Setup of garnet:
Design conv1_layer, start of the top module:
 module conv1_layer (
   input clk,
   input rst_n,
   input valid_in,
   input signed [7:0] data_in,
   output signed [11:0] conv_out_1, conv_out_2, conv_out_3,
   output valid_out_conv
 );
Size: ~18000 cells after synthesis, roughly 3500 flip-flops, about 48 I/O pins, about 190000 um^2 of cells after synthesis.
clock: 3.62 ns
lec_check: 0
cap_margin: 20
core_margin: 2
core_utilization: 66
setup_slack_margin: 0.82
slew_margin: 20
run.sh (not shown) runs the stock make flow with config.mk's settings and CLKGATE_MAP_FILE=.
Finished, but not clean: garnet, with negative setup slack.
Inputs modified between garnet and juniper:
Settings: a change of CAP_MARGIN from 20 to 40; a change of CORE_UTILIZATION from 66 to 40; an added GPL_TIMING_DRIVEN of 1; a deleted SETUP_SLACK_MARGIN that had been 0.82; an added CELL_PAD_IN_SITES_DETAIL_PLACEMENT of 1; an added GPL_ROUTABILITY_DRIVEN of 0; an added MAX_ROUTING_LAYER of met4; an added MIN_ROUTING_LAYER of met2; an added ABC_AREA of 0; an added CELL_PAD_IN_SITES_GLOBAL_PLACEMENT of 3; an added PLACE_DENSITY_LB_ADDON of 0.03; a change of the clock period (ns, I/O delays scaled along) from 3.62 to 5.0.
==> results <==
juniper finished end to end and its layout was clean on timing, DRC and antenna. Compared with garnet, juniper shows a higher chip height. Final non-filler cell total (juniper over garnet): increase, 9.1%. [compare] base=garnet new=juniper: per-cell routed wire length +11%, core box area has increased, sequential share of layout area went up 0.73 points, synthesis-to-finish area growth went down 2.9 points. Against garnet as the reference, juniper delivers a higher worst endpoint required time. In the metrics for juniper and garnet, the one carrying the higher placed instance count is juniper. Fmax: juniper below garnet. Relative to garnet, the combinational fraction of design power of juniper is higher by 0.2 points. Relative to garnet, internal power component has gone down in juniper.
## Diff of input files: zinc against juniper
Settings: a change of SLEW_MARGIN from 20 to 25; a deleted GPL_ROUTABILITY_DRIVEN that had been 0; a deleted MAX_ROUTING_LAYER that had been met4; an added HOLD_SLACK_MARGIN of 0.06; a change of PLACE_DENSITY_LB_ADDON from 0.03 to 0.2; a deleted CELL_PAD_IN_SITES_GLOBAL_PLACEMENT that had been 3; a deleted ABC_AREA that had been 0; a change of MIN_ROUTING_LAYER from met2 to met1; a change of CORE_UTILIZATION from 40 to 72; a change of CAP_MARGIN from 40 to 15; an added CTS_CLUSTER_DIAMETER of 385; a deleted CELL_PAD_IN_SITES_DETAIL_PLACEMENT that had been 1; an added SETUP_SLACK_MARGIN of -0.19; a deleted GPL_TIMING_DRIVEN that had been 1; an added TNS_END_PERCENT of 75; a change of the clock period (ns, I/O delays scaled along) from 5.0 to 3.44.
==> results <==
zinc finished all stages; however, its layout fails the closing checks, the failures being negative setup slack. From juniper to zinc the numbers moved as follows: first-pass GRT wire length lower, longest individual stage delay on the worst path has increased, routed wire length now smaller, total power consumption of the routed design went up 24 mW. On zinc: sequential share of layout area is 0.60 points lower than what juniper gave. Looking at class of the tightest hold or removal check, the input port to flip-flop result is from zinc; the flip-flop to flip-flop one comes from juniper. In the flow results for zinc and juniper, the number of DRC markers after the initial detailed-route iteration is larger on juniper. Going from juniper to zinc, core area shrank by more than a quarter. Diff juniper -> zinc: number of buffers and inverters on the critical path shrank by 1; clock-cell share of area shrank by 0.82 points; combinational power share held steady; share of total power in sequential cells grew by 2.6 points.
> inputs changed (zinc -> lagoon)
Settings: a deleted MIN_ROUTING_LAYER that had been met1; a deleted HOLD_SLACK_MARGIN that had been 0.06; a change of CORE_UTILIZATION from 72 to 70; a deleted CTS_CLUSTER_DIAMETER that had been 385; a deleted TNS_END_PERCENT that had been 75; a change of CAP_MARGIN from 15 to 20; a change of SLEW_MARGIN from 25 to 20; a deleted SETUP_SLACK_MARGIN that had been -0.19; a deleted PLACE_DENSITY_LB_ADDON that had been 0.2; a change of the clock period (ns, I/O delays scaled along) from 3.44 to 3.55.
### Flow results
| finished layout cell area | zinc vs lagoon | ≈ equal |. lagoon against zinc: first-iteration DRC count decreased by about 6% relative to the old numbers, final critical delay including setup and external delays rose 41 ps, non-clock buffer count shows a reduction of about 10%, relative contribution of sequential cells to total power about even. lagoon finished all stages; layout check result: FAIL, due to negative setup slack.
Power is estimated from default activity; no workload was simulated.
